==> config.mk <==
export PLATFORM = sky130hd
export DESIGN_NAME = milestone1
export DESIGN_NICKNAME = milestone1
export VERILOG_FILES = /design/flow/design.v
export SDC_FILE = /design/flow/constraint.sdc
export NUM_CORES = 4
export LEC_CHECK = 0
export CAP_MARGIN = 20
export CORE_MARGIN = 2
export CORE_UTILIZATION = 60
export SLEW_MARGIN = 20
==> constraint.sdc <==
create_clock -name core_clock -period 10.3 [get_ports {clock}]
set_input_delay 2.0600 -clock core_clock [delete_from_list [all_inputs] [get_ports {clock}]]
set_output_delay 2.0600 -clock core_clock [all_outputs]
set_load 0.01 [all_outputs]
==> design.v <==
typedef enum logic [1:0] {
	S_IDLE,
	S_ENABLE_UART_RX,
	S_WAIT_UART_RX,
	S_M1_enable
} top_state_type;
typedef enum logic [4:0] {
	S_M1_IDLE,
	LEAD_IN_0,
	LEAD_IN_1,
	LEAD_IN_2,
	LEAD_IN_3,
	LEAD_IN_4,
	LEAD_IN_5,
	COMM_CASE_1_0,
	COMM_CASE_1_1,
	COMM_CASE_1_2,
	COMM_CASE_1_3,
	COMM_CASE_1_4,
	COMM_CASE_1_5,
	COMM_CASE_2_0,
	COMM_CASE_2_1,
	COMM_CASE_2_2,
	COMM_CASE_2_3,
	COMM_CASE_2_4,
	COMM_CASE_2_5,
	LEAD_OUT_0,
	LEAD_OUT_1,
	LEAD_OUT_2,
	LEAD_OUT_3,
	LEAD_OUT_4,
	LEAD_OUT_5
} M1_state_type;
typedef enum logic [1:0] {
	S_RXC_IDLE,
	S_RXC_SYNC,
	S_RXC_ASSEMBLE_DATA,
	S_RXC_STOP_BIT
} RX_Controller_state_type;
typedef enum logic [2:0] {
	S_US_IDLE,
	S_US_STRIP_FILE_HEADER_1,
	S_US_STRIP_FILE_HEADER_2,
	S_US_START_FIRST_BYTE_RECEIVE,
	S_US_WRITE_FIRST_BYTE,
	S_US_START_SECOND_BYTE_RECEIVE,
	S_US_WRITE_SECOND_BYTE
} UART_SRAM_state_type;
typedef enum logic [3:0] {
	S_VS_WAIT_NEW_PIXEL_ROW,
	S_VS_NEW_PIXEL_ROW_DELAY_1,
	S_VS_NEW_PIXEL_ROW_DELAY_2,
	S_VS_NEW_PIXEL_ROW_DELAY_3,
	S_VS_NEW_PIXEL_ROW_DELAY_4,
	S_VS_NEW_PIXEL_ROW_DELAY_5,
	S_VS_FETCH_PIXEL_DATA_0,
	S_VS_FETCH_PIXEL_DATA_1,
	S_VS_FETCH_PIXEL_DATA_2,
	S_VS_FETCH_PIXEL_DATA_3
} VGA_SRAM_state_type;
`timescale 1ns/100ps
`default_nettype none
module milestone1 (
		input logic clock,                    
		input logic Resetn,
		input logic Enable,
		output	logic [17:0] SRAM_address,
		output 	logic [15:0] SRAM_write_data,
		output	logic SRAM_we_n,
		input		logic [15:0] SRAM_read_data,
		output   logic M1_end
);
logic SRAM_ready;
M1_state_type state;
logic [17:0] U_address; 
logic [17:0] V_address;
logic [17:0] Y_address;
logic [17:0] RGB_address;
logic [63:0] U_values;  
logic [63:0] V_values; 
logic [31:0] Y_values;  
logic [63:0] temp_U;  
logic [63:0] temp_V;  
logic [31:0] temp_prime;  
logic [7:0] Uprime_values;  
logic [7:0] Vprime_values;  
logic [31:0] RGB_values;  
logic [7:0] redo, rede, greeno, greene, blueo, bluee;  
logic [31:0] red_calc, green_calc, blue_calc;  
logic [31:0] Uprime_odd;  
logic [31:0] Vprime_odd;  
logic FC_check;  
logic [7:0] some_counter;  
logic [7:0] pic_end;  
logic [31:0] mult_op1, mult_op2, mult_op3, mult_op4, mult_op5, mult_op6, Mult_result1, Mult_result2, Mult_result3;  
logic [63:0] Mult_result1_long, Mult_result2_long, Mult_result3_long;  
always_ff @(posedge clock or negedge Resetn) begin
	if (~Resetn) begin
		state <= S_M1_IDLE;
		SRAM_address <= 18'h00000;
		SRAM_write_data <= 16'h0000;
		SRAM_we_n <= 1'b1;
		U_address <= 18'd38400; 
		V_address <= 18'd57600;
		Y_address <= 18'h00000;
		RGB_address <= 18'd146944;
		U_values <= 64'b000000;
		V_values <= 64'b000000;
		Y_values <= 32'b00000;
		Uprime_values <= 16'b0000;
		Vprime_values <= 16'b0000;
		Uprime_odd <= 32'b00000;
		Vprime_odd <= 32'b00000;
		RGB_values <= 48'b000000;
		M1_end <= 1'b0;
		some_counter <= 8'b000;
		pic_end <= 8'b000;
		temp_U <= 64'b000000;
		temp_V <= 64'b000000;
		FC_check <= 1'b0;
		end 
		else begin
			case(state)
			S_M1_IDLE: begin
				if (Enable == 1 && pic_end != 240) begin
					U_values <= 64'b000000;
					V_values <= 64'b000000;
					Y_values <= 32'b00000;
					SRAM_we_n <= 1'b1;
					Uprime_values <= 16'b0000;
					Vprime_values <= 16'b0000;
					Uprime_odd <= 32'b00000;
					Vprime_odd <= 32'b00000;
					RGB_values <= 48'b000000;
					some_counter <= 8'h000;
					temp_U <= 64'b000000;
					temp_V <= 64'b000000;
					SRAM_we_n <= 1;
					SRAM_address <= U_address;  
					U_address <= U_address + 1'h1;  
					FC_check <= 1'b0;
					state <= LEAD_IN_0;		
				end
				else  if (pic_end >= 240) begin
					SRAM_we_n <= 1;
					M1_end <= 1'b1;	
				end
			end	
			LEAD_IN_0: begin  
				SRAM_address <= V_address;
				V_address <= V_address + 1'h1;			
				state <= LEAD_IN_1;
			end
			LEAD_IN_1: begin  
				SRAM_address <= Y_address;
				Y_address <= Y_address + 1'h1;		
				state <= LEAD_IN_2;
			end
			LEAD_IN_2: begin  
				SRAM_address <= U_address;
				U_address <= U_address + 1'h1;		
				U_values[63:48] <= SRAM_read_data;  
				state <= LEAD_IN_3;
			end
			LEAD_IN_3: begin  
				SRAM_address <= V_address;
				V_address <= V_address + 1'h1;
				V_values[63:48] <= SRAM_read_data;  
				state <= LEAD_IN_4;
			end
			LEAD_IN_4: begin
				Y_values[31:16] <= SRAM_read_data;  
				state <= LEAD_IN_5;
			end
			LEAD_IN_5:begin  
				U_values[47:32] <= SRAM_read_data;
				state <= COMM_CASE_1_0;			
			end
			COMM_CASE_1_0: begin
				if (FC_check == 0) begin 
					Uprime_values[7:0] <= U_values[63:56];
					Vprime_values[7:0] <= V_values[63:56];
					V_values[47:32] <= SRAM_read_data;
				end else begin
					Uprime_values[7:0] <= U_values[47:40];
					Vprime_values[7:0] <= V_values[47:40];
				end
				Uprime_odd[31:0] <= {{8{temp_prime[31]}},temp_prime[31:8]}; 
				SRAM_we_n <= 1;
				if (some_counter >= 'd156)
					SRAM_address <= U_address;
				else begin
					SRAM_address <= U_address;
					U_address <= U_address + 1'h1;
				end
				state <= COMM_CASE_1_1;
			end
			COMM_CASE_1_1: begin
				Vprime_odd[31:0] <= {{8{temp_prime[31]}},temp_prime[31:8]};
				if (FC_check == 1) begin
					temp_U[63:8] <= U_values[55:0];
					temp_V[63:8] <= V_values[55:0];
				end						
				if (some_counter >= 'd156)
					SRAM_address <= V_address;
				else begin
					SRAM_address <= V_address;
					V_address <= V_address + 1'h1;
				end
				state <= COMM_CASE_1_2;
			end
			COMM_CASE_1_2: begin
				if (FC_check == 1) begin
					U_values[63:0] <= temp_U[63:0];
					V_values[63:0] <= temp_V[63:0];
				end
				RGB_values[31:24] <= rede;  
				RGB_values[23:16] <= bluee;  
				if (some_counter >= 159)
					SRAM_address <= Y_address;
				else begin
					SRAM_address <= Y_address;	
					Y_address <= Y_address + 1'h1;
				end
				state <= COMM_CASE_1_3;				
			end
			COMM_CASE_1_3: begin				
				if (FC_check == 0)
					U_values[31:16] <= SRAM_read_data;
				else
					U_values[23:8] <= SRAM_read_data;
				SRAM_address <= RGB_address;
				RGB_address <= RGB_address + 1'h1;	
				SRAM_we_n <= 0;
				SRAM_write_data <= {{RGB_values[31:24]}, {greene[7:0]}};  
				state <= COMM_CASE_1_4;
			end
			COMM_CASE_1_4: begin
				if (FC_check == 0)
					V_values[31:16] <= SRAM_read_data;
				else
					V_values[23:8] <= SRAM_read_data;
				RGB_values[15:8] <= redo;  
				RGB_values[7:0] <= blueo;  
				SRAM_address <= RGB_address;
				RGB_address <= RGB_address + 1'h1;
				SRAM_write_data <= {{RGB_values[23:16]}, {redo[7:0]}};
				some_counter <= some_counter + 1;
				state <= COMM_CASE_1_5;	
			end
			COMM_CASE_1_5: begin
				Y_values[15:0] <= SRAM_read_data;
				SRAM_write_data <= {{greeno[7:0]}, {RGB_values[7:0]}};
				SRAM_address <= RGB_address;
				RGB_address <= RGB_address + 1'h1;
				if(some_counter == 159)  
					state <= LEAD_OUT_0;	
				else
					state <= COMM_CASE_2_0;
			end
			COMM_CASE_2_0: begin
				if (FC_check == 0) begin
					Uprime_values[7:0] <= U_values[55:48];
					Vprime_values[7:0] <= V_values[55:48];
				end else begin
					Uprime_values[7:0] <= U_values[47:40];
					Vprime_values[7:0] <= V_values[47:40];
				end
				Uprime_odd[31:0] <= {{8{temp_prime[31]}},temp_prime[31:8]};
				SRAM_we_n <= 1;
				SRAM_address <= Y_address;
				Y_address <= Y_address + 1'h1;
				state <= COMM_CASE_2_1;
			end
			COMM_CASE_2_1: begin
				Vprime_odd[31:0] <= {{8{temp_prime[31]}},temp_prime[31:8]}; 
				state <= COMM_CASE_2_2;
			end
			COMM_CASE_2_2: begin
				if (FC_check == 1) begin
					temp_U[63:8] <= U_values[55:0];
					temp_V[63:8] <= V_values[55:0];
				end	
				RGB_values[31:24] <= rede;  
				RGB_values[23:16] <= bluee;  
				state <= COMM_CASE_2_3;
			end
			COMM_CASE_2_3: begin
				if (FC_check == 1) begin
					U_values[63:0] <= temp_U[63:0];
					V_values[63:0] <= temp_V[63:0];
				end	
				Y_values[31:16] <= SRAM_read_data;
				SRAM_address <= RGB_address;
				SRAM_we_n <= 0;
				SRAM_write_data <= {{RGB_values[31:24]}, {greene[7:0]}};  
				RGB_address <= RGB_address + 1'h1;	
				state <= COMM_CASE_2_4;
			end
			COMM_CASE_2_4: begin
				RGB_values[15:8] <= redo;  
				RGB_values[7:0] <= blueo;  
				some_counter <= some_counter + 1;
				SRAM_address <= RGB_address;
				RGB_address <= RGB_address + 1'h1;	
				SRAM_write_data <= {{RGB_values[23:16]}, {redo[7:0]}};
				FC_check <= 1;
				state <= COMM_CASE_2_5;
			end
			COMM_CASE_2_5: begin
				SRAM_address <= RGB_address;
				RGB_address <= RGB_address + 1'h1;	
				SRAM_write_data <= {{greeno[7:0]}, {RGB_values[7:0]}};
				if(some_counter == 159) begin
					state <= LEAD_OUT_0;	
				end
				else
					state <= COMM_CASE_1_0;
			end
			LEAD_OUT_0: begin
				SRAM_we_n <= 1;
				Uprime_values[7:0] <= U_values[47:40];
				Vprime_values[7:0] <= V_values[47:40];		
				Uprime_odd[31:0] <= {{8{temp_prime[31]}},temp_prime[31:8]};
				state <= LEAD_OUT_1;
			end
			LEAD_OUT_1: begin
				Vprime_odd[31:0] <= {{8{temp_prime[31]}},temp_prime[31:8]};
				state <= LEAD_OUT_2;
			end
			LEAD_OUT_2: begin
				RGB_values[31:24] <= rede;  
				RGB_values[23:16] <= bluee;  
				state <= LEAD_OUT_3;
			end
			LEAD_OUT_3: begin
				SRAM_address <= RGB_address;
				SRAM_write_data <= {{RGB_values[31:24]}, {greene[7:0]}};  
				SRAM_we_n <= 0;
				RGB_address <= RGB_address + 1;
				state <= LEAD_OUT_4;
			end
			LEAD_OUT_4: begin
				RGB_values[15:8] <= redo;  
				RGB_values[7:0] <= blueo;  
				FC_check <= 0;
				SRAM_address <= RGB_address;
				SRAM_write_data <= {{RGB_values[23:16]}, {redo[7:0]}};	
				RGB_address <= RGB_address + 1;
				state <= LEAD_OUT_5;
			end
			LEAD_OUT_5: begin
				SRAM_address <= RGB_address;
				SRAM_write_data <= {{greeno[7:0]}, {RGB_values[7:0]}};
				RGB_address <= RGB_address + 1'h1;
				pic_end <= pic_end + 1;
				state <= S_M1_IDLE;
			end
			default: state <= S_M1_IDLE;
			endcase			
end
end
always_comb begin
	mult_op1 = 0;
	mult_op2 = 0;
	mult_op3 = 0;
	mult_op4 = 0;
	mult_op5 = 0;
	mult_op6 = 0;
	case(state)
	COMM_CASE_1_0: begin
	if (FC_check == 0) begin
		mult_op1 = 32'd21;
		mult_op2 = U_values[63:56] + U_values[39:32];
		mult_op3 = -32'd52; 
		mult_op4 = U_values[63:56] + U_values[47:40];
		mult_op5 = 32'd159;
		mult_op6 = U_values[63:56] + U_values[55:48];
	end
	else if (some_counter == 158) begin
		mult_op1 = 32'd21;
		mult_op2 = U_values[63:56] + U_values[39:32];
		mult_op3 = -32'd52; 
		mult_op4 = U_values[55:48] + U_values[39:32];
		mult_op5 = 32'd159;
		mult_op6 = U_values[47:40] + U_values[39:32];
	end
	else begin
		mult_op1 = 32'd21;
		mult_op2 = U_values[63:56] + U_values[23:16];
		mult_op3 = -32'd52; 
		mult_op4 = U_values[55:48] + U_values[31:24];
		mult_op5 = 32'd159;
		mult_op6 = U_values[47:40] + U_values[39:32];
	end
	end
	COMM_CASE_1_1: begin
	if (FC_check == 0) begin
		mult_op1 = 32'd21;
		mult_op2 = V_values[63:56] + V_values[39:32];
		mult_op3 = -32'd52; 
		mult_op4 = V_values[63:56] + V_values[47:40];
		mult_op5 = 32'd159;
		mult_op6 = V_values[63:56] + V_values[55:48];
	end 
	else if (some_counter == 158) begin
		mult_op1 = 32'd21;
		mult_op2 = V_values[63:56] + V_values[39:32];
		mult_op3 = -32'd52; 
		mult_op4 = V_values[55:48] + V_values[39:32];
		mult_op5 = 32'd159;
		mult_op6 = V_values[47:40] + V_values[39:32];
	end
	else begin	
		mult_op1 = 32'd21;
		mult_op2 = V_values[63:56] + V_values[23:16];
		mult_op3 = -32'd52; 
		mult_op4 = V_values[55:48] + V_values[31:24];
		mult_op5 = 32'd159;
		mult_op6 = V_values[47:40] + V_values[39:32];
	end
	end
	COMM_CASE_1_2: begin
		mult_op1 = Y_values[31:24] + (-32'd16);
		mult_op2 = 32'd76284;
		mult_op3 = Vprime_values[7:0] + (-32'd128);
		mult_op4 = 32'd104595;
		mult_op5 = Uprime_values[7:0] + (-32'd128);
		mult_op6 = 32'd132251;
	end
	COMM_CASE_1_3: begin
		mult_op1 = Y_values[31:24] + (-32'd16);
		mult_op2 = 32'd76284;
		mult_op3 = Vprime_values[7:0] + (-32'd128);
		mult_op4 = -32'd53281;
		mult_op5 = Uprime_values[7:0] + (-32'd128);
		mult_op6 = -32'd25624;
	end
	COMM_CASE_1_4: begin
		mult_op1 = Y_values[23:16] + (-32'd16);
		mult_op2 = 32'd76284;
		mult_op3 = Vprime_odd[31:0] + (-32'd128);
		mult_op4 = 32'd104595;
		mult_op5 = Uprime_odd[31:0] + (-32'd128);
		mult_op6 = 32'd132251;
	end
	COMM_CASE_1_5: begin
		mult_op1 = Y_values[23:16] + (-32'd16);
		mult_op2 = 32'd76284;
		mult_op3 = Vprime_odd[31:0] + (-32'd128);
		mult_op4 = -32'd53281;
		mult_op5 = Uprime_odd[31:0] + (-32'd128);
		mult_op6 = -32'd25624;
	end
	COMM_CASE_2_0: begin
	if (FC_check == 0) begin
		mult_op1 = 32'd21;
		mult_op2 = U_values[63:56] + U_values[31:24];
		mult_op3 = -32'd52; 
		mult_op4 = U_values[63:56] + U_values[39:32];
		mult_op5 = 32'd159;
		mult_op6 = U_values[55:48] + U_values[47:40];
	end 
	else if (some_counter == 157) begin
		mult_op1 = 32'd21;
		mult_op2 = U_values[63:56] + U_values[31:24];
		mult_op3 = -32'd52; 
		mult_op4 = U_values[55:48] + U_values[31:24];
		mult_op5 = 32'd159;
		mult_op6 = U_values[47:40] + U_values[39:32];
	end else begin	
		mult_op1 = 32'd21;
		mult_op2 = U_values[63:56] + U_values[23:16];
		mult_op3 = -32'd52; 
		mult_op4 = U_values[55:48] + U_values[31:24];
		mult_op5 = 32'd159;
		mult_op6 = U_values[47:40] + U_values[39:32];
	end
	end
	COMM_CASE_2_1: begin
	if (FC_check == 0) begin
		mult_op1 = 32'd21;
		mult_op2 = V_values[63:56] + V_values[31:24];
		mult_op3 = -32'd52; 
		mult_op4 = V_values[63:56] + V_values[39:32];
		mult_op5 = 32'd159;
		mult_op6 = V_values[55:48] + V_values[47:40];
	end else if (some_counter == 157) begin
		mult_op1 = 32'd21;
		mult_op2 = V_values[63:56] + V_values[31:24];
		mult_op3 = -32'd52; 
		mult_op4 = V_values[55:48] + V_values[31:24];
		mult_op5 = 32'd159;
		mult_op6 = V_values[47:40] + V_values[39:32];
	end else begin	
		mult_op1 = 32'd21;
		mult_op2 = V_values[63:56] + V_values[23:16];
		mult_op3 = -32'd52; 
		mult_op4 = V_values[55:48] + V_values[31:24];
		mult_op5 = 32'd159;
		mult_op6 = V_values[47:40] + V_values[39:32];
	end
	end
	COMM_CASE_2_2: begin
		mult_op1 = Y_values[15:8] + (-32'd16);
		mult_op2 = 32'd76284;
		mult_op3 = Vprime_values[7:0] + (-32'd128);
		mult_op4 = 32'd104595;
		mult_op5 = Uprime_values[7:0] + (-32'd128);
		mult_op6 = 32'd132251;
	end
	COMM_CASE_2_3: begin
		mult_op1 = Y_values[15:8] + (-32'd16);
		mult_op2 = 32'd76284;
		mult_op3 = Vprime_values[7:0] + (-32'd128);
		mult_op4 = -32'd53281;
		mult_op5 = Uprime_values[7:0] + (-32'd128);
		mult_op6 = -32'd25624;
	end
	COMM_CASE_2_4: begin
		mult_op1 = Y_values[7:0] + (-32'd16);
		mult_op2 = 32'd76284;
		mult_op3 = Vprime_odd[31:0] + (-32'd128);
		mult_op4 = 32'd104595;
		mult_op5 = Uprime_odd[31:0] + (-32'd128);
		mult_op6 = 32'd132251;
	end
	COMM_CASE_2_5: begin
		mult_op1 = Y_values[7:0] + (-32'd16);
		mult_op2 = 32'd76284;
		mult_op3 = Vprime_odd[31:0] + (-32'd128);
		mult_op4 = -32'd53281;
		mult_op5 = Uprime_odd[31:0] + (-32'd128);
		mult_op6 = -32'd25624;
	end
	LEAD_OUT_0: begin
		mult_op1 = 32'd21;
		mult_op2 = U_values[63:56] + U_values[47:40];
		mult_op3 = -32'd52; 
		mult_op4 = U_values[55:48] + U_values[47:40];
		mult_op5 = 32'd159;
		mult_op6 = U_values[47:40] + U_values[47:40];
	end
	LEAD_OUT_1: begin
		mult_op1 = 32'd21;
		mult_op2 = V_values[63:56] + V_values[47:40];
		mult_op3 = -32'd52; 
		mult_op4 = V_values[55:48] + V_values[47:40];
		mult_op5 = 32'd159;
		mult_op6 = V_values[47:40] + V_values[47:40];
	end
	LEAD_OUT_2: begin
		mult_op1 = Y_values[15:8] + (-32'd16);
		mult_op2 = 32'd76284;
		mult_op3 = Vprime_values[7:0] + (-32'd128);
		mult_op4 = 32'd104595;
		mult_op5 = Uprime_values[7:0] + (-32'd128);
		mult_op6 = 32'd132251;
	end
	LEAD_OUT_3: begin
		mult_op1 = Y_values[15:8] + (-32'd16);
		mult_op2 = 32'd76284;
		mult_op3 = Vprime_values[7:0] + (-32'd128);
		mult_op4 = -32'd53281;
		mult_op5 = Uprime_values[7:0] + (-32'd128);
		mult_op6 = -32'd25624;
	end
	LEAD_OUT_4: begin
		mult_op1 = Y_values[7:0] + (-32'd16);
		mult_op2 = 32'd76284;
		mult_op3 = Vprime_odd[31:0] + (-32'd128);
		mult_op4 = 32'd104595;
		mult_op5 = Uprime_odd[31:0] + (-32'd128);
		mult_op6 = 32'd132251;
	end
	LEAD_OUT_5: begin
		mult_op1 = Y_values[7:0] + (-32'd16);
		mult_op2 = 32'd76284;
		mult_op3 = Vprime_odd[31:0] + (-32'd128);
		mult_op4 = -32'd53281;
		mult_op5 = Uprime_odd[31:0] + (-32'd128);
		mult_op6 = -32'd25624;
	end
	endcase
end
assign Mult_result1_long = mult_op1* mult_op2;
assign Mult_result2_long = mult_op3* mult_op4;
assign Mult_result3_long = mult_op5* mult_op6;
assign Mult_result1 = Mult_result1_long[31:0];
assign Mult_result2 = Mult_result2_long[31:0];
assign Mult_result3 = Mult_result3_long[31:0];
assign temp_prime[31:0] = Mult_result1 + Mult_result2 + Mult_result3 + 32'd128;
always_comb begin
	red_calc = Mult_result1 + Mult_result2;
	green_calc = Mult_result1 + Mult_result2 + Mult_result3;
	blue_calc = Mult_result1 + Mult_result3;
	if(red_calc[31] == 1) begin
		redo = 8'd0;
		rede = 8'd0;
	end else 
	if(red_calc[30:24] > 0) begin
			redo = 8'd255;
			rede = 8'd255;
	end else begin
		redo = red_calc[23:16];
		rede = red_calc[23:16];
	end
	if(green_calc[31] == 1) begin
		greeno = 8'd0;
		greene = 8'd0;
	end else 
	if(green_calc[30:24] > 0) begin
			greeno = 8'd255;
			greene = 8'd255;
	end else begin
		greeno = green_calc[23:16];
		greene = green_calc[23:16];
	end
	if(blue_calc[31] == 1) begin
		blueo = 8'd0;
		bluee = 8'd0;
	end else 
	if(blue_calc[30:24] > 0) begin
			blueo = 8'd255;
			bluee = 8'd255;
	end else begin
		blueo = blue_calc[23:16];
		bluee = blue_calc[23:16];
	end
end
endmodule
==> run.sh <==
#!/bin/bash
# the make line also repeats each setting of config.mk as NAME=value (left out here)
make -C /OpenROAD-flow-scripts/flow DESIGN_CONFIG=/design/flow/config.mk WORK_HOME=/design/flow/orfs CLKGATE_MAP_FILE= finish
==> results of run 1 <==
==> per-stage QoR <==
step                  util
floorplan                -
global placement    0.7331
detailed placement  0.7332
CTS                 0.7735
global route        0.7844
finish              0.7844
==> cell type report <==
cell class | instances | area, sq um | share of cell area
clock inverters | 23 | 272.8 | 0.003194
clock buffers | 67 | 1395 | 0.01634
flip-flops and latches | 478 | 11990 | 0.1405
inverters | 1241 | 4664 | 0.05463
diodes | 2 | 5.005 | 0.00005861
multi-input cells | 5241 | 51500 | 0.6031
repair buffers | 1734 | 13790 | 0.1615
well taps | 1414 | 1769 | 0.02072
==> routing by layer <==
metal  up-vias  GRT usage  part of all wire
met2      3640     0.7020              0.44
met4         6     0.2809             0.081
li1      26730          -                 -
met3      1036     0.1115              0.11
met1     30680     0.5681              0.36
met5         -          0           0.00018
==> repair_timing <==
item / CTS / global route
buffers inserted: 107 / 40
setup endpoints to repair: 88 / 88
cloned: 0 / 1
resized: 462 / 190
pin swaps: 290 / 144
endpoints found under the hold margin: 0 / 0
hold buffers: 0 / 0
==> flow_summary.json, run 1 <==
{
  "start_kind": "register",
  "failed_checks": "setup timing",
  "numCtsBuffers": 49,
  "yosys_cells": 7261,
  "routedWlPerCell_um": 25.12,
  "grt_pass1_vias": 64820,
  "r2r_setup_slack_ns": -5.42,
  "yosysTopAreaCellShare": 0.2861,
  "path_clk_slew_ns": 0.07,
  "final_cells": 10200,
  "fp-row-count": 121,
  "layout_setup_ws_ns": -5.425,
  "core_sq_um": 108900,
  "postLayoutCellArea_sq_um": 85390,
  "setup.worst_path.class": "reg -> reg",
  "cp_max_fo": 8,
  "cp.arrival_ns": 16.21,
  "clkSinkCount": 478,
  "tightest_slew_ns": 1.173,
  "skew_ns": 0.03911,
  "fmax_ghz": 0.06359,
  "grt_use_total": 0.4515,
  "fin_nets": 10290,
  "rsz0062_at_grt": "yes",
  "pre_cts_ws_ns": -5.077,
  "mux_area_frac": 0.008343,
  "crit_top_cell": "fa_1",
  "max-cap-violations": 0,
  "status": "complete, but fails checks",
  "tns_ns": -309.19,
  "totalWireLength_mm": 256.2,
  "critical_path.top_delay_family": "adder cells",
  "cts.path.max_buffers": 3,
  "cts_tree": "built",
  "io_buffer_count": 54,
  "aoi_share": 0.1457,
  "grt_overflow": 0,
  "hold_violations": 0,
  "hold_depth": 0,
  "fa_ha_area_frac": 0.3967,
  "worstSkewPairLatency_ns": 0.64,
  "dominantRegCellSynth": "dfrtp_1",
  "r2r_start": "state[3]",
  "setup.worst_path.end_class": "register",
  "synthArstFlopShare": 1.000,
  "required_ns": 10.78,
  "grt_pass1_wl_mm": 381.2,
  "fp_util": 0.6048,
  "ys_top_logic_family": "adder cells",
  "top_area_cell": "fa_1",
  "crit_start": "state[3]",
  "antenna_found_initial": 5,
  "place_congestion": 1.053,
  "drc": 0,
  "hold_path_end": "state[7]",
  "crit_buf_inv": 16,
  "final-max-slew-violation-count": 0,
  "postSynthAreaPerCell_sq_um": 9.067,
  "hpwl_mm": 204.2,
  "ys_seq_elements": 478,
  "common_cells": "inv_1, fa_1, nand2_1",
  "synthSimpleGateAreaFrac": 0.1237,
  "slowest_stage": "or4_4",
  "reg2reg_to": "SRAM_write_data[6]",
  "die_y_um": 335.3,
  "relSlewSlack": 0.2181,
  "yosysMostFrequentCell": "inv_1",
  "netlist_area_sq_um": 65840,
  "hold_class": "reg -> reg",
  "postSynthSeqShare": 0.1820,
  "vias_per_cell": 6.087,
  "synthesis.nets": 8803,
  "ys_sh_xor": 0.05498,
  "drtIter0Drc": 6772,
  "syn_inst": 7261,
  "place_area_sq_um": 79810,
  "worstHoldStart": "state[13]",
  "cp-endpoint": "SRAM_write_data[6]",
  "timing.hold.ws_ns": 0.3883,
  "clockRootBuffer": "clkbuf_16",
  "rr_worst_depth": 59,
  "period_used_share": 1.527,
  "grt_max_degree": 167,
  "via_count": 62090,
  "dpl.cell_count": 9992,
  "edf_count": 0,
  "crit_cells": 59,
  "setup_viol": 88,
  "warnings": 43,
  "yosysChipArea_sq_um": 65840,
  "n_fill_cell": 7137,
  "top_cells_by_area": "fa_1, dfrtp_1, ha_1",
  "syn_to_final_growth_pct": 29.70,
  "drt-pass1-iter-count": 10,
  "dieWidth_um": 335.3,
  "chip_area_sq_um": 112400,
  "ys_warn_count": 1,
  "io_pins": 55,
  "period_minus_slack_ns": 15.72,
  "synth_cell_type_count": 110,
  "h-tree-depth": 2,
  "ant_nets": 0,
  "slowest_delay_ns": 0.61
}
==> inputs of run 2 (changes only) <==
CAP_MARGIN = 0   (was 20)
CELL_PAD_IN_SITES_DETAIL_PLACEMENT = 0   (was unset)
CORE_ASPECT_RATIO = 0.54   (was unset)
CORE_UTILIZATION = 62   (was 60)
CTS_CLUSTER_DIAMETER = 354   (was unset)
GPL_ROUTABILITY_DRIVEN = 0   (was unset)
GPL_TIMING_DRIVEN = 0   (was unset)
clock period = 20.0 ns   (was 10.3 ns; I/O delays follow)
==> run 2 against run 1 <==
  * The run now finishes clean
  * Critical endpoint is now Vprime_odd[22]
  * Final cell count shrank 13%
  * Critical path type unchanged
  * Via count shrank 7.2%
  * Non-clock buffer count shrank 1372
  * Core utilization shrank 12 points
  * Routed wire length shrank 3.0%
  * Sequential cell count is the same
  * Critical path depth shrank 6
  * Sequential share of layout area grew 3.0 points
  * Die area shrank 3.1%
==> flow_summary.json, run 2 <==
{
  "netlist_area_sq_um": 65840,
  "grt_overflow": 0,
  "crit_start": "state[21]",
  "required_ns": 20.56,
  "crit_top_cell": "fa_1",
  "status": "timing/DRC/antenna clean",
  "crit_buf_inv": 11,
  "clockRootBuffer": "clkbuf_16",
  "synth_cell_type_count": 110,
  "setup_viol": 0,
  "yosysMostFrequentCell": "inv_1",
  "yosysChipArea_sq_um": 65840,
  "hpwl_mm": 206.6,
  "ant_nets": 0,
  "tightest_slew_ns": 1.355,
  "core_sq_um": 104800,
  "grt_pass1_vias": 54920,
  "fa_ha_area_frac": 0.3967,
  "antenna_found_initial": 4,
  "layout_setup_ws_ns": 0.3530,
  "relSlewSlack": 0.09645,
  "drc": 0,
  "fp_util": 0.6281,
  "syn_inst": 7261,
  "mux_area_frac": 0.008343,
  "crit_cells": 53,
  "aoi_share": 0.1457,
  "slowest_delay_ns": 0.90,
  "setup.worst_path.end_class": "register",
  "numCtsBuffers": 46,
  "postSynthSeqShare": 0.1820,
  "warnings": 34,
  "syn_to_final_growth_pct": 6.513,
  "period_used_share": 0.9823,
  "setup.worst_path.class": "reg -> reg",
  "drt-pass1-iter-count": 13,
  "rr_worst_depth": 53,
  "combGateArea_sq_um": 48230,
  "routedWlPerCell_um": 28.12,
  "dominantRegCellSynth": "dfrtp_1",
  "ys_top_logic_family": "adder cells",
  "hold_violations": 0,
  "clkSinkCount": 478,
  "common_cells": "inv_1, fa_1, nand2_1",
  "grt_pass1_wl_mm": 362.5,
  "drtIter0Drc": 8921,
  "cp_max_fo": 10,
  "period_minus_slack_ns": 19.65,
  "cts_tree": "built",
  "h-tree-depth": 2,
  "seq_area_sq_um": 11980,
  "cts_hold_buf": 0,
  "fin_nets": 8912,
  "io_buffer_count": 38,
  "top_cells_by_area": "fa_1, dfrtp_1, ha_1",
  "dieWidth_um": 447.4,
  "n_fill_cell": 8785,
  "max-cap-violations": 0,
  "via_count": 57630,
  "r2r_setup_slack_ns": 0.35,
  "io_pins": 55,
  "skew_ns": 0.03833,
  "synthArstFlopShare": 1.000,
  "top_area_cell": "fa_1",
  "ys_sh_xor": 0.05498,
  "fmax_ghz": 0.05090,
  "worstSkewPairLatency_ns": 0.65,
  "worstHoldStart": "state[5]",
  "critical_path.top_delay_family": "adder cells",
  "edf_count": 0,
  "grt_use_total": 0.4567,
  "die_y_um": 243.5,
  "final-max-slew-violation-count": 0,
  "timing.hold.ws_ns": 0.3652,
  "reg2reg_to": "Vprime_odd[22]",
  "totalWireLength_mm": 248.5,
  "hold_class": "reg -> reg",
  "start_kind": "register",
  "synthesis.nets": 8803,
  "postSynthAreaPerCell_sq_um": 9.067,
  "chip_area_sq_um": 108900,
  "synthSimpleGateAreaFrac": 0.1237,
  "hold_path_end": "state[17]",
  "vias_per_cell": 6.521,
  "r2r_start": "state[21]",
  "grt_max_degree": 94,
  "yosysTopAreaCellShare": 0.2861,
  "rsz0062_at_grt": "no",
  "slowest_stage": "o21ai_0",
  "cp-endpoint": "Vprime_odd[22]",
  "ys_seq_elements": 478,
  "final_util": 0.6690,
  "fp-row-count": 87,
  "pre_cts_ws_ns": 0.6228,
  "cp.arrival_ns": 20.21,
  "yosys_cells": 7261,
  "ys_warn_count": 1,
  "hold_depth": 0,
  "cts.path.max_buffers": 3,
  "path_clk_slew_ns": 0.08
}
-- run 2: per-stage QoR --
stage	instance area [sq um]	TNS, ns	cells
after global placement	68000	-2900.74	8723
after detailed placement	68410	0	8743
after CTS	70010	0	8827
after floorplan	65840	0	7261
after global routing	70110	0	8831
final	70120	0	8837
-- run 2: area by class of cell --
| cell class | count | area share |
|---|---|---|
| clock inverter | 27 | 0.005228 |
| sequential | 478 | 0.1709 |
| timing repair buffer | 61 | 0.009385 |
| multi-input combinational | 5241 | 0.6878 |
| buffer | 301 | 0.01702 |
| inverter | 1241 | 0.06643 |
| clock buffer | 57 | 0.01759 |
| antenna | 7 | 0.0002498 |
| tap | 1424 | 0.02541 |
-- run 2: repair_timing --
action | CTS | global route
gates resized | 0 | 9
endpoints found under the setup margin | 0 | 32
setup buffers | 0 | 0
-- run 2: layer usage --
metal  track usage  wire (um)
met4        0.1040       7442
met2        0.5124      82590
met1        0.6862     104700
met5       0.06834       1363
met3        0.3051      52460
==> inputs of run 3 (changes only) <==
ABC_AREA = 0   (was unset)
CAP_MARGIN = 35   (was 0)
CELL_PAD_IN_SITES_GLOBAL_PLACEMENT = 0   (was unset)
CORE_ASPECT_RATIO = 0.74   (was 0.54)
CORE_MARGIN = 6   (was 2)
CORE_UTILIZATION = 48   (was 62)
CTS_CLUSTER_DIAMETER = 361   (was 354)
GPL_ROUTABILITY_DRIVEN = 1   (was 0)
MIN_ROUTING_LAYER = met1   (was unset)
PLACE_DENSITY_LB_ADDON = 0.23   (was unset)
SETUP_SLACK_MARGIN = 4.96   (was unset)
SLEW_MARGIN = 35   (was 20)
clock period = 24.2 ns   (was 20.0 ns; I/O delays follow)
==> run 3 against run 2 <==
  * Die area grew 34%
  * Still clean
  * Register-to-register slack gained 5.4 ns
  * Global-route usage shrank 13 points
  * Core utilization shrank 15 points
  * Setup slack gained 5.4 ns
  * Routed wire length shrank 1.9%
  * Worst hold slack gained 0.0049 ns
  * Sequential cell count is the same
  * Critical endpoint is now SRAM_write_data[11]
==> flow_summary.json, run 3 <==
{
  "drt-pass1-iter-count": 8,
  "numCtsBuffers": 47,
  "dominantRegCellSynth": "dfrtp_1",
  "relSlewSlack": 0.3292,
  "hold_class": "reg -> reg",
  "setup_viol": 0,
  "final_util": 0.5227,
  "wl_met1_mm": 108.9,
  "synthArstFlopShare": 1.000,
  "hold_depth": 0,
  "top_area_cell": "fa_1",
  "setup.worst_path.end_class": "register",
  "tightest_slew_ns": 1.006,
  "routedWlPerCell_um": 26.38,
  "r2r_start": "state[14]",
  "core_sq_um": 135600,
  "edf_count": 0,
  "ys_sh_xor": 0.05498,
  "dr_wl_met2_mm": 93.35,
  "place_congestion": 1.045,
  "totalWireLength_mm": 243.7,
  "period_minus_slack_ns": 18.40,
  "fin_nets": 8910,
  "chip_area_sq_um": 146300,
  "required_ns": 24.69,
  "place_area_sq_um": 69020,
  "yosysTopAreaCellShare": 0.2861,
  "io_buffer_count": 38,
  "postSynthAreaPerCell_sq_um": 9.067,
  "warnings": 32,
  "netlist_area_sq_um": 65840,
  "final_cells": 9237,
  "rr_worst_depth": 61,
  "slowest_stage": "dfrtp_1",
  "ys_warn_count": 1,
  "final-max-slew-violation-count": 0,
  "grt_use_total": 0.3293,
  "cp-endpoint": "SRAM_write_data[11]",
  "rsz0062_at_grt": "no",
  "syn_inst": 7261,
  "slowest_delay_ns": 0.66,
  "crit_start": "state[14]",
  "cts.path.max_buffers": 3,
  "fp_util": 0.4857,
  "common_cells": "inv_1, fa_1, nand2_1",
  "dpl.cell_count": 9142,
  "grt_pass1_wl_mm": 360.5,
  "yosysMostFrequentCell": "inv_1",
  "cp_max_fo": 11,
  "top_cells_by_area": "fa_1, dfrtp_1, ha_1",
  "hpwl_mm": 202.4,
  "fmax_ghz": 0.05434,
  "grt_pass1_vias": 54700,
  "setup.worst_path.class": "reg -> reg",
  "fa_ha_area_frac": 0.3967,
  "yosysChipArea_sq_um": 65840,
  "status": "timing/DRC/antenna clean",
  "aoi_share": 0.1457,
  "ys_top_logic_family": "adder cells",
  "cts_hold_buf": 0,
  "clkSinkCount": 478,
  "drtIter0Drc": 6924,
  "highest_layer": "met5",
  "path_clk_slew_ns": 0.09,
  "timing.hold.ws_ns": 0.3701,
  "h-tree-depth": 2,
  "synthSimpleGateAreaFrac": 0.1237,
  "synth_cell_type_count": 110,
  "combGateArea_sq_um": 48420,
  "cp.arrival_ns": 18.90,
  "mux_area_frac": 0.008343,
  "max-cap-violations": 0,
  "fp-row-count": 116,
  "route.met3.wl_mm": 32.73,
  "reg2reg_to": "SRAM_write_data[11]",
  "drc": 0,
  "yosys_cells": 7261,
  "synthesis.nets": 8803,
  "die_y_um": 330.6,
  "clockRootBuffer": "clkbuf_16",
  "grt_overflow": 0,
  "crit_cells": 61,
  "vias_per_cell": 5.993,
  "via_count": 55360,
  "hold_violations": 0,
  "worstSkewPairLatency_ns": 0.66,
  "worstHoldStart": "state[4]",
  "crit_top_cell": "fa_1",
  "dieWidth_um": 442.5,
  "io_pins": 55,
  "grt_max_degree": 84,
  "syn_to_final_growth_pct": 7.632,
  "ys_seq_elements": 478,
  "antenna_found_initial": 2,
  "r2r_setup_slack_ns": 5.80,
  "crit_buf_inv": 13,
  "cts_tree": "built",
  "period_used_share": 0.7605,
  "n_fill_cell": 12690,
  "critical_path.top_delay_family": "adder cells",
  "seq_area_sq_um": 11980,
  "hold_path_end": "state[16]",
  "ant_nets": 0,
  "start_kind": "register",
  "postLayoutCellArea_sq_um": 70860,
  "postSynthSeqShare": 0.1820,
  "skew_ns": 0.04910
}
run 3: layout make-up:
type	count	share of cell area
Multi-Input combinational cell	5241	0.6833
Sequential cell	478	0.1691
Inverter	1241	0.06574
Tap cell	1829	0.03229
Clock buffer	65	0.01942
Buffer	301	0.01723
Timing Repair Buffer	58	0.009323
Clock inverter	21	0.003496
Antenna cell	3	0.0001059
run 3: per-layer routing:
layer | vias to the layer above | global-route usage
li1 | 23980 | -
met1 | 27820 | 0.4974
met2 | 3138 | 0.4422
met3 | 412 | 0.1124
met4 | 2 | 0.09841
met5 | - | 0.002976
run 3: what timing repair did:
action | CTS | global route
setup buffers | 0 | 3
endpoints found under the setup margin | 20 | 29
resized | 2 | 17
pin swaps | 0 | 1
run 3: per-stage QoR:
| step | TNS, ns | setup WS (ns) |
|---|---|---|
| floorplan | 0 | 8.604 |
| global placement | -1371.24 | -3.133 |
| detailed placement | 0 | 4.667 |
| CTS | 0 | 5.002 |
| global route | 0 | 5.006 |
| finish | 0 | 5.796 |
==> inputs of run 4 (changes only) <==
CAP_MARGIN = 20   (was 35)
CELL_PAD_IN_SITES_DETAIL_PLACEMENT = unset   (was 0)
CELL_PAD_IN_SITES_GLOBAL_PLACEMENT = unset   (was 0)
CORE_ASPECT_RATIO = unset   (was 0.74)
CORE_MARGIN = 8   (was 6)
CORE_UTILIZATION = 21   (was 48)
CTS_CLUSTER_DIAMETER = unset   (was 361)
CTS_CLUSTER_SIZE = 78   (was unset)
GPL_ROUTABILITY_DRIVEN = unset   (was 1)
PLACE_DENSITY_LB_ADDON = 0.03   (was 0.23)
SETUP_SLACK_MARGIN = 3.79   (was 4.96)
SLEW_MARGIN = 20   (was 35)
TNS_END_PERCENT = 55   (was unset)
clock period = 31.6 ns   (was 24.2 ns; I/O delays follow)
==> run 4 against run 3 <==
  * Clock-buffer cell count up 18
  * Setup slack better by 4.5 ns
  * Clock skew down 0.0012 ns
  * Critical path depth down 2
  * Worst hold slack worse by 0.0027 ns
  * Critical endpoint is now SRAM_write_data[10]
==> flow_summary.json, run 4 <==
{
  "status": "timing/DRC/antenna clean",
  "cts_tree": "built",
  "fmax_ghz": 0.04697,
  "place_congestion": 0.8725,
  "chip_area_sq_um": 331700,
  "top_area_cell": "fa_1",
  "required_ns": 32.16,
  "postSynthAreaPerCell_sq_um": 9.067,
  "final-max-slew-violation-count": 0,
  "crit_buf_inv": 16,
  "grt_use_total": 0.1895,
  "r2r_setup_slack_ns": 10.31,
  "setup.worst_path.end_class": "register",
  "rr_worst_depth": 59,
  "yosysChipArea_sq_um": 65840,
  "critical_path.top_delay_family": "adder cells",
  "cts.path.max_buffers": 3,
  "period_minus_slack_ns": 21.29,
  "clockRootBuffer": "clkbuf_16",
  "io_buffer_count": 38,
  "numCtsBuffers": 60,
  "skew_ns": 0.04789,
  "worstHoldStart": "state[18]",
  "h-tree-depth": 2,
  "r2r_start": "state[21]",
  "fp-row-count": 205,
  "die_y_um": 575.9,
  "hold_violations": 0,
  "rsz0062_at_grt": "no",
  "grt_pass1_vias": 56770,
  "crit_cells": 59,
  "ant_nets": 0,
  "hold_path_end": "state[12]",
  "slowest_stage": "xor2_1",
  "n_fill_cell": 34460,
  "post_cts_resized": 0,
  "ys_sh_xor": 0.05498,
  "clkSinkCount": 478,
  "aoi_share": 0.1457,
  "antenna_found_initial": 30,
  "path_clk_slew_ns": 0.06,
  "worstSkewPairLatency_ns": 0.70,
  "syn_to_final_growth_pct": 12.85,
  "fin_nets": 8937,
  "synthSimpleGateAreaFrac": 0.1237,
  "period_used_share": 0.6737,
  "common_cells": "inv_1, fa_1, nand2_1",
  "synth_cell_type_count": 110,
  "postSynthSeqShare": 0.1820,
  "totalWireLength_mm": 320.0,
  "yosys_cells": 7261,
  "cp-endpoint": "SRAM_write_data[10]",
  "hold_depth": 0,
  "fp_util": 0.2111,
  "max-cap-violations": 0,
  "final_util": 0.2382,
  "synthArstFlopShare": 1.000,
  "mux_area_frac": 0.008343,
  "via_count": 52670,
  "setup_viol": 0,
  "place_area_sq_um": 72300,
  "grt_max_degree": 76,
  "cp.arrival_ns": 21.84,
  "start_kind": "register",
  "fa_ha_area_frac": 0.3967,
  "drtIter0Drc": 3175,
  "synthesis.nets": 8803,
  "netlist_area_sq_um": 65840,
  "reg2reg_to": "SRAM_write_data[10]",
  "warnings": 32,
  "post_cts_buffers": 0,
  "grt_overflow": 0,
  "crit_start": "state[21]",
  "routedWlPerCell_um": 27.61,
  "syn_inst": 7261,
  "ys_warn_count": 1,
  "io_pins": 55,
  "hpwl_mm": 271.9,
  "drc": 0,
  "top_cells_by_area": "fa_1, dfrtp_1, ha_1",
  "postLayoutCellArea_sq_um": 74300,
  "core_sq_um": 311900,
  "cp_max_fo": 11,
  "slowest_delay_ns": 0.94,
  "tightest_slew_ns": 1.235,
  "ys_seq_elements": 478,
  "yosysTopAreaCellShare": 0.2861,
  "relSlewSlack": 0.1741,
  "dieWidth_um": 575.9,
  "edf_count": 0,
  "grt_pass1_wl_mm": 449.2,
  "vias_per_cell": 4.544,
  "yosysMostFrequentCell": "inv_1",
  "setup.worst_path.class": "reg -> reg",
  "crit_top_cell": "fa_1",
  "dominantRegCellSynth": "dfrtp_1",
  "cts_hold_buf": 0,
  "drt-pass1-iter-count": 7,
  "ys_top_logic_family": "adder cells",
  "hold_class": "reg -> reg"
}
## run 4: stage by stage
stage / hold WS (ns) / std cells / worst slack (ns) / setup TNS [ns]
6_report: 0.3674 / 11590 / 10.31 / 0
5_1_grt: 0.3928 / 11580 / 9.160 / 0
2_1_floorplan: 0.3461 / 7261 / 16.00 / 0
4_1_cts: 0.3674 / 11580 / 9.695 / 0
3_5_place_dp: 0.3552 / 11470 / 9.751 / 0
3_3_place_gp: 0.3553 / 11440 / -0.7085 / -235.92
## run 4: cell type report
type                    count  area (sq um)  share of cell area
flip-flops and latches    478         11980              0.1613
plain buffers             301          1211             0.01630
diodes                     12         30.03           0.0004042
well taps                4140          5180             0.06972
clock inverters            23         239.0            0.003216
clock buffers              83          1709             0.02300
repair buffers             72         915.9             0.01233
multi-input cells        5241         48380              0.6511
inverters                1241          4658             0.06269
## run 4: layer usage
layer	global-route usage	wire (um)	vias to the layer above
li1	-	-	24050
met1	0.2684	153700	27480
met2	0.3185	150100	951
met3	0.01672	10140	184
met4	0.03166	6093	2
met5	0	13	-
==> inputs of run 5 (changes only) <==
ABC_AREA = 1   (was 0)
CAP_MARGIN = 35   (was 20)
CORE_MARGIN = 2   (was 8)
CORE_UTILIZATION = 70   (was 21)
CTS_CLUSTER_DIAMETER = 202   (was unset)
CTS_CLUSTER_SIZE = 24   (was 78)
GPL_TIMING_DRIVEN = 1   (was 0)
PLACE_DENSITY = 0.6   (was unset)
PLACE_DENSITY_LB_ADDON = unset   (was 0.03)
SETUP_SLACK_MARGIN = unset   (was 3.79)
TNS_END_PERCENT = unset   (was 55)
clock period = 15.9 ns   (was 31.6 ns; I/O delays follow)
==> run 5 against run 4 <==
  * Area after synthesis is 4.3% higher
  * Sequential cell count stayed put
  * Still clean
  * Register-to-register slack worse by 9.6 ns
  * Global-route usage is 31 points higher
==> flow_summary.json, run 5 <==
{
  "period_used_share": 0.9562,
  "grt_use_total": 0.5004,
  "hold_path_end": "state[23]",
  "rr_worst_depth": 69,
  "synthesis.nets": 10100,
  "cp.arrival_ns": 15.69,
  "yosysChipArea_sq_um": 68670,
  "max-cap-violations": 0,
  "ys_top_logic_family": "adder cells",
  "top_area_cell": "fa_1",
  "critical_path.top_delay_family": "adder cells",
  "postSynthAreaPerCell_sq_um": 8.022,
  "grt_overflow": 0,
  "setup.worst_path.end_class": "register",
  "yosysTopAreaCellShare": 0.2743,
  "fp-row-count": 114,
  "syn_inst": 8560,
  "vias_per_cell": 6.435,
  "die_y_um": 317.2,
  "slowest_stage": "fa_1",
  "fin_nets": 10200,
  "io_pins": 55,
  "synthArstFlopShare": 1.000,
  "drtIter0Drc": 9382,
  "clkSinkCount": 478,
  "postSynthSeqShare": 0.1745,
  "crit_top_cell": "fa_1",
  "period_minus_slack_ns": 15.20,
  "status": "timing/DRC/antenna clean",
  "required_ns": 16.39,
  "grt_max_degree": 145,
  "reg2reg_to": "SRAM_write_data[15]",
  "hold_violations": 0,
  "drc": 0,
  "warnings": 40,
  "r2r_setup_slack_ns": 0.70,
  "grt_pass1_wl_mm": 377.7,
  "place_congestion": 1.070,
  "worstHoldStart": "state[11]",
  "skew_ns": 0.03405,
  "common_cells": "inv_1, nand2_1, fa_1",
  "cts_tree": "built",
  "ys_sh_xor": 0.03710,
  "hold_class": "reg -> reg",
  "aoi_share": 0.09968,
  "ant_nets": 0,
  "wl_met1_mm": 88.14,
  "crit_buf_inv": 15,
  "dieWidth_um": 317.2,
  "fmax_ghz": 0.06577,
  "numCtsBuffers": 24,
  "tightest_slew_ns": 1.051,
  "dr_wl_met2_mm": 108.4,
  "dominantRegCellSynth": "dfrtp_1",
  "hold_depth": 0,
  "setup_viol": 0,
  "mux_area_frac": 0.005739,
  "routedWlPerCell_um": 25.30,
  "slowest_delay_ns": 0.57,
  "yosysMostFrequentCell": "inv_1",
  "fp_util": 0.7080,
  "clockRootBuffer": "clkbuf_16",
  "totalWireLength_mm": 251.5,
  "setup.worst_path.class": "reg -> reg",
  "synthSimpleGateAreaFrac": 0.1792,
  "crit_cells": 69,
  "tns_ns": 0,
  "edf_count": 0,
  "timing.hold.ws_ns": 0.4047,
  "core_sq_um": 96990,
  "route.met3.wl_mm": 34.70,
  "via_count": 63980,
  "highest_layer": "met5",
  "final-max-slew-violation-count": 0,
  "yosys_cells": 8560,
  "cp-endpoint": "SRAM_write_data[15]",
  "top_cells_by_area": "fa_1, dfrtp_1, inv_1",
  "r2r_start": "V_values[57]",
  "io_buffer_count": 54,
  "drt-pass1-iter-count": 10,
  "chip_area_sq_um": 100600,
  "crit_start": "V_values[57]",
  "h-tree-depth": 1,
  "relSlewSlack": 0.2994,
  "grt_pass1_vias": 65540,
  "cts.path.max_buffers": 3,
  "netlist_area_sq_um": 68670,
  "antenna_found_initial": 7,
  "synth_cell_type_count": 82,
  "start_kind": "register",
  "cp_max_fo": 8,
  "ys_seq_elements": 478,
  "cts_hold_buf": 0,
  "worstSkewPairLatency_ns": 0.63,
  "path_clk_slew_ns": 0.11,
  "fa_ha_area_frac": 0.3804,
  "syn_to_final_growth_pct": 5.885,
  "ys_warn_count": 1,
  "hpwl_mm": 200.9
}
run 5: final cells by class:
| class | count | area, sq um |
|---|---|---|
| Inverter | 1991 | 7475 |
| Clock inverter | 2 | 32.53 |
| Tap cell | 1276 | 1597 |
| Multi-Input combinational cell | 5879 | 48510 |
| Antenna cell | 5 | 12.51 |
| Timing Repair Buffer | 279 | 2440 |
| Clock buffer | 33 | 655.6 |
| Sequential cell | 478 | 11990 |
| Fill cell | 6511 | 24280 |
run 5: what timing repair did:
item                                   in CTS  in global routing
setup buffers                               0                  9
setup endpoints to repair                   0                 47
resized                                     0                 56
endpoints found under the hold margin       0                  0
run 5: layer usage:
layer	track usage	up-vias
met5	0.005682	-
met4	0.3089	8
met3	0.1639	1451
met2	0.7619	5214
met1	0.6202	30400
li1	-	26910
run 5: stage by stage:
step | area, sq um | std cells | worst slack, ns | utilization
2_1_floorplan | 68670 | 8560 | 1.168 | -
3_3_place_gp | 71350 | 9872 | 0.5918 | 0.7356
3_5_place_dp | 71540 | 9882 | 0.3351 | 0.7376
4_1_cts | 72230 | 9917 | 0.2619 | 0.7446
5_1_grt | 72700 | 9938 | -0.03395 | 0.7495
6_report | 72710 | 9943 | 0.6963 | 0.7497
==> inputs of run 6 (changes only) <==
ABC_AREA = 0   (was 1)
CELL_PAD_IN_SITES_DETAIL_PLACEMENT = 2   (was unset)
CELL_PAD_IN_SITES_GLOBAL_PLACEMENT = 1   (was unset)
CORE_ASPECT_RATIO = 0.74   (was unset)
CORE_MARGIN = 9   (was 2)
CORE_UTILIZATION = 48   (was 70)
CTS_CLUSTER_DIAMETER = unset   (was 202)
CTS_CLUSTER_SIZE = unset   (was 24)
GPL_ROUTABILITY_DRIVEN = 1   (was unset)
PLACE_DENSITY = unset   (was 0.6)
PLACE_DENSITY_LB_ADDON = 0.23   (was unset)
SETUP_SLACK_MARGIN = 4.96   (was unset)
SLEW_MARGIN = 35   (was 20)
clock period = 21.9 ns   (was 15.9 ns; I/O delays follow)
==> run 6 against run 5 <==
  * The flow now stops in 5_1_grt
  * Synthesized cell count fell by 15%
  * Die area up 50%
  * Area after synthesis shrank 4.1%
==> flow_summary.json, run 6 <==
{
  "status": "did not finish",
  "yosysTopAreaCellShare": 0.2861,
  "stop_error": "[ERROR GRT-0232] Routing congestion too high. Check the congestion heatmap in the GUI.",
  "synthesis.nets": 8803,
  "cts.path.max_buffers": 3,
  "die_y_um": 336.6,
  "netlist_area_sq_um": 65840,
  "postSynthAreaPerCell_sq_um": 9.067,
  "numCtsBuffers": 52,
  "grt_overflow": 2804,
  "ys_seq_elements": 478,
  "hpwl_mm": 266.8,
  "yosysMostFrequentCell": "inv_1",
  "aoi_share": 0.1457,
  "dominantRegCellSynth": "dfrtp_1",
  "chip_area_sq_um": 151000,
  "fp_util": 0.4851,
  "yosys_cells": 7261,
  "grt_use_total": 0.8692,
  "clockRootBuffer": "clkbuf_16",
  "clkSinkCount": 478,
  "top_cells_by_area": "fa_1, dfrtp_1, ha_1",
  "lastStage": "5_1_grt",
  "fa_ha_area_frac": 0.3967,
  "place_congestion": 1.001,
  "synth_cell_type_count": 110,
  "ys_warn_count": 1,
  "dieWidth_um": 448.5,
  "syn_inst": 7261,
  "synthSimpleGateAreaFrac": 0.1237,
  "yosysChipArea_sq_um": 65840,
  "io_pins": 55,
  "postSynthSeqShare": 0.1820,
  "edf_count": 0,
  "core_sq_um": 135700,
  "ys_top_logic_family": "adder cells",
  "top_area_cell": "fa_1",
  "fp-row-count": 116,
  "io_buffer_count": 54,
  "h-tree-depth": 2,
  "ys_sh_xor": 0.05498,
  "common_cells": "inv_1, fa_1, nand2_1",
  "synthArstFlopShare": 1.000,
  "mux_area_frac": 0.008343
}
run 6: repair_timing:
action,4_1_cts
hold buffers,0
endpoints found under the hold margin,0
pin swaps,31
gates cloned,2
setup buffers,48
gates resized,161
endpoints found under the setup margin,51
run 6: per-layer routing:
metal | GRT usage | GRT overflow
met5 | 0.5239 | 14
met4 | 0.9096 | 872
met3 | 0.7710 | 106
met2 | 0.9893 | 1709
met1 | 0.8455 | 103
run 6: stage by stage:
step	setup slack [ns]	std cells	instance area (sq um)	hold WS [ns]
after floorplan	6.304	7261	65840	0.3461
after global placement	4.539	8945	68430	0.3644
after detailed placement	2.851	8949	68600	0.3703
after CTS	4.948	9094	71550	0.4110
==> inputs of run 7 (changes only) <==
ABC_AREA = 1   (was 0)
CAP_MARGIN = 20   (was 35)
CELL_PAD_IN_SITES_DETAIL_PLACEMENT = unset   (was 2)
CELL_PAD_IN_SITES_GLOBAL_PLACEMENT = unset   (was 1)
CORE_ASPECT_RATIO = unset   (was 0.74)
CORE_MARGIN = 2   (was 9)
CORE_UTILIZATION = 71   (was 48)
CTS_CLUSTER_DIAMETER = 206   (was unset)
GPL_ROUTABILITY_DRIVEN = unset   (was 1)
GPL_TIMING_DRIVEN = unset   (was 1)
MAX_ROUTING_LAYER = met4   (was unset)
MIN_ROUTING_LAYER = unset   (was met1)
PLACE_DENSITY_LB_ADDON = 0.05   (was 0.23)
SETUP_SLACK_MARGIN = 3.48   (was 4.96)
SLEW_MARGIN = 20   (was 35)
TNS_END_PERCENT = 80   (was unset)
clock period = 12.0 ns   (was 21.9 ns; I/O delays follow)
==> run 7 against run 6 <==
  * The run again fails in 5_1_grt
  * Die area fell by 34%
  * Synthesized cell count up 18%
  * Area after synthesis up 4.3%
==> flow_summary.json, run 7 <==
{
  "place_area_sq_um": 77450,
  "dieWidth_um": 315.0,
  "top_area_cell": "fa_1",
  "clockRootBuffer": "clkbuf_16",
  "mux_area_frac": 0.005739,
  "hpwl_mm": 206.9,
  "syn_inst": 8560,
  "status": "did not finish",
  "core_sq_um": 96280,
  "postSynthAreaPerCell_sq_um": 8.022,
  "common_cells": "inv_1, nand2_1, fa_1",
  "io_buffer_count": 54,
  "synthArstFlopShare": 1.000,
  "chip_area_sq_um": 99220,
  "ys_sh_xor": 0.03710,
  "clkSinkCount": 478,
  "ys_top_logic_family": "adder cells",
  "numCtsBuffers": 50,
  "dominantRegCellSynth": "dfrtp_1",
  "fp-row-count": 114,
  "postSynthSeqShare": 0.1745,
  "pre_cts_ws_ns": -2.854,
  "ys_seq_elements": 478,
  "yosysTopAreaCellShare": 0.2743,
  "ys_warn_count": 1,
  "synth_cell_type_count": 82,
  "edf_count": 0,
  "synthesis.nets": 10100,
  "yosysChipArea_sq_um": 68670,
  "netlist_area_sq_um": 68670,
  "fp_util": 0.7132,
  "die_y_um": 315.0,
  "lastStage": "5_1_grt",
  "yosys_cells": 8560,
  "aoi_share": 0.09968,
  "top_cells_by_area": "fa_1, dfrtp_1, inv_1",
  "yosysMostFrequentCell": "inv_1",
  "place_congestion": 1.109,
  "h-tree-depth": 2,
  "io_pins": 55,
  "synthSimpleGateAreaFrac": 0.1792,
  "cts_hold_buf": 0,
  "cts.path.max_buffers": 3,
  "fa_ha_area_frac": 0.3804
}
-- run 7: timing repair --
| action | 4_1_cts |
|---|---|
| pin swaps | 216 |
| setup endpoints to repair | 88 |
| setup buffers | 102 |
| resized | 435 |
| gates cloned | 1 |
-- run 7: stage by stage --
stage	util	cells
global placement	0.8041	10570
detailed placement	0.8044	10570
CTS	0.8520	10760
floorplan	-	8560
==> inputs of run 8 (changes only) <==
CAP_MARGIN = 10   (was 20)
CORE_ASPECT_RATIO = 1.18   (was unset)
CORE_UTILIZATION = 16   (was 71)
CTS_CLUSTER_DIAMETER = unset   (was 206)
GPL_TIMING_DRIVEN = 0   (was unset)
MIN_ROUTING_LAYER = met1   (was unset)
PLACE_DENSITY_LB_ADDON = unset   (was 0.05)
SETUP_SLACK_MARGIN = unset   (was 3.48)
SLEW_MARGIN = 40   (was 20)
TNS_END_PERCENT = 95   (was 80)
clock period = 30.9 ns   (was 12.0 ns; I/O delays follow)
==> run 8 against run 7 <==
  * The run now finishes clean
  * Synthesized cell count stayed put
  * Area after synthesis stayed put
  * Die area went up to 4.4 times the previous value
==> flow_summary.json, run 8 <==
{
  "warnings": 32,
  "post_cts_buffers": 0,
  "path_clk_slew_ns": 0.07,
  "hpwl_mm": 224.9,
  "synthArstFlopShare": 1.000,
  "required_ns": 31.43,
  "place_area_sq_um": 76870,
  "cts_hold_buf": 0,
  "top_cells_by_area": "fa_1, dfrtp_1, inv_1",
  "reg2reg_to": "SRAM_write_data[4]",
  "yosysMostFrequentCell": "inv_1",
  "ys_top_logic_family": "adder cells",
  "rr_worst_depth": 65,
  "drt-pass1-iter-count": 6,
  "crit_cells": 65,
  "setup.worst_path.end_class": "register",
  "ys_warn_count": 1,
  "fa_ha_area_frac": 0.3804,
  "skew_ns": 0.03749,
  "status": "timing/DRC/antenna clean",
  "post_cts_resized": 0,
  "mux_area_frac": 0.005739,
  "edf_count": 0,
  "syn_inst": 8560,
  "yosysChipArea_sq_um": 68670,
  "yosys_cells": 8560,
  "fin_nets": 10230,
  "postSynthAreaPerCell_sq_um": 8.022,
  "ant_nets": 0,
  "clockRootBuffer": "clkbuf_16",
  "cp.arrival_ns": 20.06,
  "period_used_share": 0.6320,
  "ys_sh_xor": 0.03710,
  "grt_max_degree": 67,
  "netlist_area_sq_um": 68670,
  "antenna_found_initial": 17,
  "drc": 0,
  "yosysTopAreaCellShare": 0.2743,
  "cts_tree": "built",
  "worstSkewPairLatency_ns": 0.67,
  "h-tree-depth": 2,
  "cp-endpoint": "SRAM_write_data[4]",
  "aoi_share": 0.09968,
  "grt_pass1_wl_mm": 388.6,
  "grt_overflow": 0,
  "drtIter0Drc": 4565,
  "postLayoutCellArea_sq_um": 78990,
  "io_pins": 55,
  "period_minus_slack_ns": 19.53,
  "totalWireLength_mm": 263.9,
  "slowest_delay_ns": 0.76,
  "fp_util": 0.1605,
  "hold_path_end": "state[17]",
  "relSlewSlack": 0.3227,
  "crit_top_cell": "fa_1",
  "rsz0062_at_grt": "no",
  "syn_to_final_growth_pct": 15.03,
  "crit_buf_inv": 15,
  "fmax_ghz": 0.05120,
  "setup.worst_path.class": "reg -> reg",
  "common_cells": "inv_1, nand2_1, fa_1",
  "dieWidth_um": 607.1,
  "postSynthSeqShare": 0.1745,
  "dominantRegCellSynth": "dfrtp_1",
  "tightest_slew_ns": 1.016,
  "io_buffer_count": 54,
  "hold_violations": 0,
  "die_y_um": 715.6,
  "core_sq_um": 427800,
  "hold_class": "reg -> reg",
  "cp_max_fo": 10,
  "synthSimpleGateAreaFrac": 0.1792,
  "final-max-slew-violation-count": 0,
  "fp-row-count": 261,
  "max-cap-violations": 0,
  "slowest_stage": "xor2_1",
  "synth_cell_type_count": 82,
  "numCtsBuffers": 57,
  "chip_area_sq_um": 434500,
  "top_area_cell": "fa_1",
  "routedWlPerCell_um": 18.32,
  "r2r_setup_slack_ns": 11.37,
  "grt_use_total": 0.1230,
  "n_fill_cell": 48200,
  "start_kind": "register",
  "setup_viol": 0,
  "vias_per_cell": 4.070,
  "clkSinkCount": 478,
  "grt_pass1_vias": 59880,
  "synthesis.nets": 10100,
  "worstHoldStart": "state[5]",
  "via_count": 58630,
  "place_congestion": 1.008,
  "hold_depth": 0,
  "cts.path.max_buffers": 3,
  "r2r_start": "state[21]",
  "critical_path.top_delay_family": "adder cells",
  "tns_ns": 0,
  "ys_seq_elements": 478,
  "crit_start": "state[21]"
}
==> run 8: layer usage <==
| layer | share of wire | track usage |
|---|---|---|
| met1 | 0.41 | 0.1457 |
| met2 | 0.47 | 0.2031 |
| met3 | 0.057 | 0.01699 |
| met4 | 0.062 | 0.06295 |
| met5 | 0 | - |
==> run 8: stage by stage <==
stage / util / hold slack, ns / cells / worst slack (ns)
6_report: 0.1846 / 0.3649 / 14410 / 11.37
4_1_cts: 0.1844 / 0.3708 / 14390 / 11.51
2_1_floorplan: - / 0.3487 / 8560 / 16.17
3_3_place_gp: 0.1783 / 0.3533 / 14270 / 1.659
3_5_place_dp: 0.1797 / 0.3650 / 14290 / 11.55
5_1_grt: 0.1846 / 0.3847 / 14410 / 10.46
==> run 8: cell type report <==
cell class | count | area, sq um | area share
Tap cell | 5654 | 7074 | 0.08956
Clock inverter | 25 | 349.1 | 0.004419
Multi-Input combinational cell | 5879 | 48550 | 0.6146
Inverter | 1991 | 7475 | 0.09463
Antenna cell | 16 | 40.04 | 0.0005069
Buffer | 212 | 1031 | 0.01305
Clock buffer | 80 | 1663 | 0.02105
Timing Repair Buffer | 72 | 828.3 | 0.01049
Sequential cell | 478 | 11980 | 0.1517
